run 1:
Design main, start of the top module:
module main(
	input clk,
	input rst,
	input echo,
	input canal_serial_receptor,
	output canal_serial_transmisor,
	output servo1,
	output servo2,
	output servo3,
	output servo4,
	output servo5,
	output [7:0] leds,
	output trig,
	output [7:0] seg,
	output [3:0] an
    );
==> flow/config.mk <==
export PLATFORM = sky130hd
export DESIGN_NAME = main
export DESIGN_NICKNAME = main
export VERILOG_FILES = /design/flow/design.v
export SDC_FILE = /design/flow/constraint.sdc
export NUM_CORES = 4
export LEC_CHECK = 0
export CAP_MARGIN = 30
export CELL_PAD_IN_SITES_GLOBAL_PLACEMENT = 0
export CORE_MARGIN = 2
export CORE_UTILIZATION = 72
export CTS_CLUSTER_SIZE = 56
export MAX_ROUTING_LAYER = met4
export PLACE_DENSITY = 0.66
export SLEW_MARGIN = 25
export TNS_END_PERCENT = 85
==> flow/constraint.sdc <==
create_clock -name core_clock -period 4.2 [get_ports {clk}]
set_input_delay 0.8400 -clock core_clock [delete_from_list [all_inputs] [get_ports {clk}]]
set_output_delay 0.8400 -clock core_clock [all_outputs]
set_load 0.01 [all_outputs]
run.sh (not shown) runs the stock make flow with config.mk's settings and CLKGATE_MAP_FILE=.
Run 1: complete, dirty (setup timing)
Setup changes, run 1 to run 2
-- flow/config.mk --
<<< run 1, line 9
export CELL_PAD_IN_SITES_GLOBAL_PLACEMENT = 0
>>> run 2, line 9
export CELL_PAD_IN_SITES_GLOBAL_PLACEMENT = 3
<<< run 1, line 11
export CORE_UTILIZATION = 72
>>> run 2, line 11
export CORE_UTILIZATION = 24
<<< run 1, line 13
>>> run 2, line 13
export GPL_TIMING_DRIVEN = 0
export HOLD_SLACK_MARGIN = 0.02
<<< run 1, line 14
export PLACE_DENSITY = 0.66
export SLEW_MARGIN = 25
>>> run 2, line 16
export SLEW_MARGIN = 5
==> flow/constraint.sdc <==
create_clock -name core_clock -period 5.95 [get_ports {clk}]
set_input_delay 1.1900 -clock core_clock [delete_from_list [all_inputs] [get_ports {clk}]]
set_output_delay 1.1900 -clock core_clock [all_outputs]
set_load 0.01 [all_outputs]
==> results <==
- Run 2: no failed stages, no open violations at the end
- Final routed wirelength across all metal layers on run 2 is up relative to run 1.
- The endpoint of the worst setup timing path comes out SevenSeg.BCDTo7Seg.seg[0] in one run and SevenSeg.BCDTo7Seg.seg[3] in the other, namely in run 2 and run 1 respectively.
- Delta(core utilization, run 2 - run 1) < 0
- Higher placement-stage worst setup slack goes to run 2 over run 1.
- Run 1 has a lower signal arrival time at the worst endpoint than run 2.
Input changes introduced in run 3 (baseline for comparison: run 2):
==> flow/config.mk <==
export PLATFORM = sky130hd
export DESIGN_NAME = main
export DESIGN_NICKNAME = main
export VERILOG_FILES = /design/flow/design.v
export SDC_FILE = /design/flow/constraint.sdc
export NUM_CORES = 4
export LEC_CHECK = 0
export CAP_MARGIN = 20
export CORE_MARGIN = 2
export CORE_UTILIZATION = 66
export CTS_CLUSTER_SIZE = 14
export SLEW_MARGIN = 20
==> flow/constraint.sdc <==
create_clock -name core_clock -period 6.5 [get_ports {clk}]
set_input_delay 1.3000 -clock core_clock [delete_from_list [all_inputs] [get_ports {clk}]]
set_output_delay 1.3000 -clock core_clock [all_outputs]
set_load 0.01 [all_outputs]
--- outcome ---
Run 3 finished end to end and its layout was clean on timing, DRC and antenna.
In summary, run 2 completed successfully, with a layout that passed the timing, DRC and antenna checks.
Against run 2, run 3 reports a post-detailed-route wirelength per cell that is lower.
Side by side, non-clock buffer count turned out lower in run 3 than in run 2.
Compared with run 2, area of the core in run 3 decreased by more than half.
Run 2 was routed with more vias than run 3.
Lower fraction of standard cell area that is sequential was reported by run 2, not run 3.
Of run 3 and run 2, it is run 3 that has the lower number of clock buffers in the layout.
Comparing run 2 against run 3, there is no change at all in antenna violation net count after detailed routing.
Clock distribution area overhead in the final layout: run 3 < run 2
In the metrics for run 2 and run 3, the one carrying the higher total routed wirelength is run 2.
--- input diff run 3..run 4 ---
-- flow/config.mk --
<<< run 3, line 8
>>> run 4, line 8
export ABC_AREA = 1
<<< run 3, line 9
export CORE_MARGIN = 2
export CORE_UTILIZATION = 66
export CTS_CLUSTER_SIZE = 14
>>> run 4, line 10
export CELL_PAD_IN_SITES_GLOBAL_PLACEMENT = 2
export CORE_ASPECT_RATIO = 0.55
export CORE_MARGIN = 3
export CORE_UTILIZATION = 55
export CTS_CLUSTER_DIAMETER = 233
export CTS_CLUSTER_SIZE = 72
export GPL_ROUTABILITY_DRIVEN = 0
export GPL_TIMING_DRIVEN = 0
export MAX_ROUTING_LAYER = met5
export PLACE_DENSITY_LB_ADDON = 0.28
<<< run 3, line 13
>>> run 4, line 21
export TNS_END_PERCENT = 100
==> flow/constraint.sdc <==
create_clock -name core_clock -period 10.0 [get_ports {clk}]
set_input_delay 2.0000 -clock core_clock [delete_from_list [all_inputs] [get_ports {clk}]]
set_output_delay 2.0000 -clock core_clock [all_outputs]
set_load 0.01 [all_outputs]
Run 4 did not finish; a tool error ended it in 3_1_place_gp_skip_io. Run 4 ends up with lower site row count than run 3 does. Going from run 3 to run 4, the core area was found to have gone up by about 17%. Run 4: simple logic cell fraction of the synthesized area 1.2 points above run 3. Summary of run 4 over run 3: combined area of all synthesized cells decreased by 0.53% relative to the old numbers; chip width increased by 47% relative to the old numbers. Run 3 -> run 4: die span in y decreased by more than 10%.
[inputs] run 5 vs run 4
==> flow/config.mk <==
export PLATFORM = sky130hd
export DESIGN_NAME = main
export DESIGN_NICKNAME = main
export VERILOG_FILES = /design/flow/design.v
export SDC_FILE = /design/flow/constraint.sdc
export NUM_CORES = 4
export LEC_CHECK = 0
export ABC_AREA = 1
export CAP_MARGIN = 20
export CORE_MARGIN = 2
export CORE_UTILIZATION = 72
export CTS_CLUSTER_DIAMETER = 349
export MAX_ROUTING_LAYER = met4
export SETUP_SLACK_MARGIN = 0.49
export SLEW_MARGIN = 5
==> flow/constraint.sdc <==
create_clock -name core_clock -period 4.16 [get_ports {clk}]
set_input_delay 0.8320 -clock core_clock [delete_from_list [all_inputs] [get_ports {clk}]]
set_output_delay 0.8320 -clock core_clock [all_outputs]
set_load 0.01 [all_outputs]
## What came out
In run 5 the implementation ran to completion but is not tape-out ready, as the final checks report setup timing. Changes observed in run 5 relative to run 4: register bit count reported by yosys stayed essentially flat, chip width fell by about 35%, height of the chip rose by 16%, total cell area reported by yosys after synthesis stayed essentially flat, initial cell density of the core rose by 16 points. Run 5 -> run 4: mapped cell area delta 0, exact match. Diff run 4 -> run 5: standard cell core area fell by 22%; die area fell by about 25%.
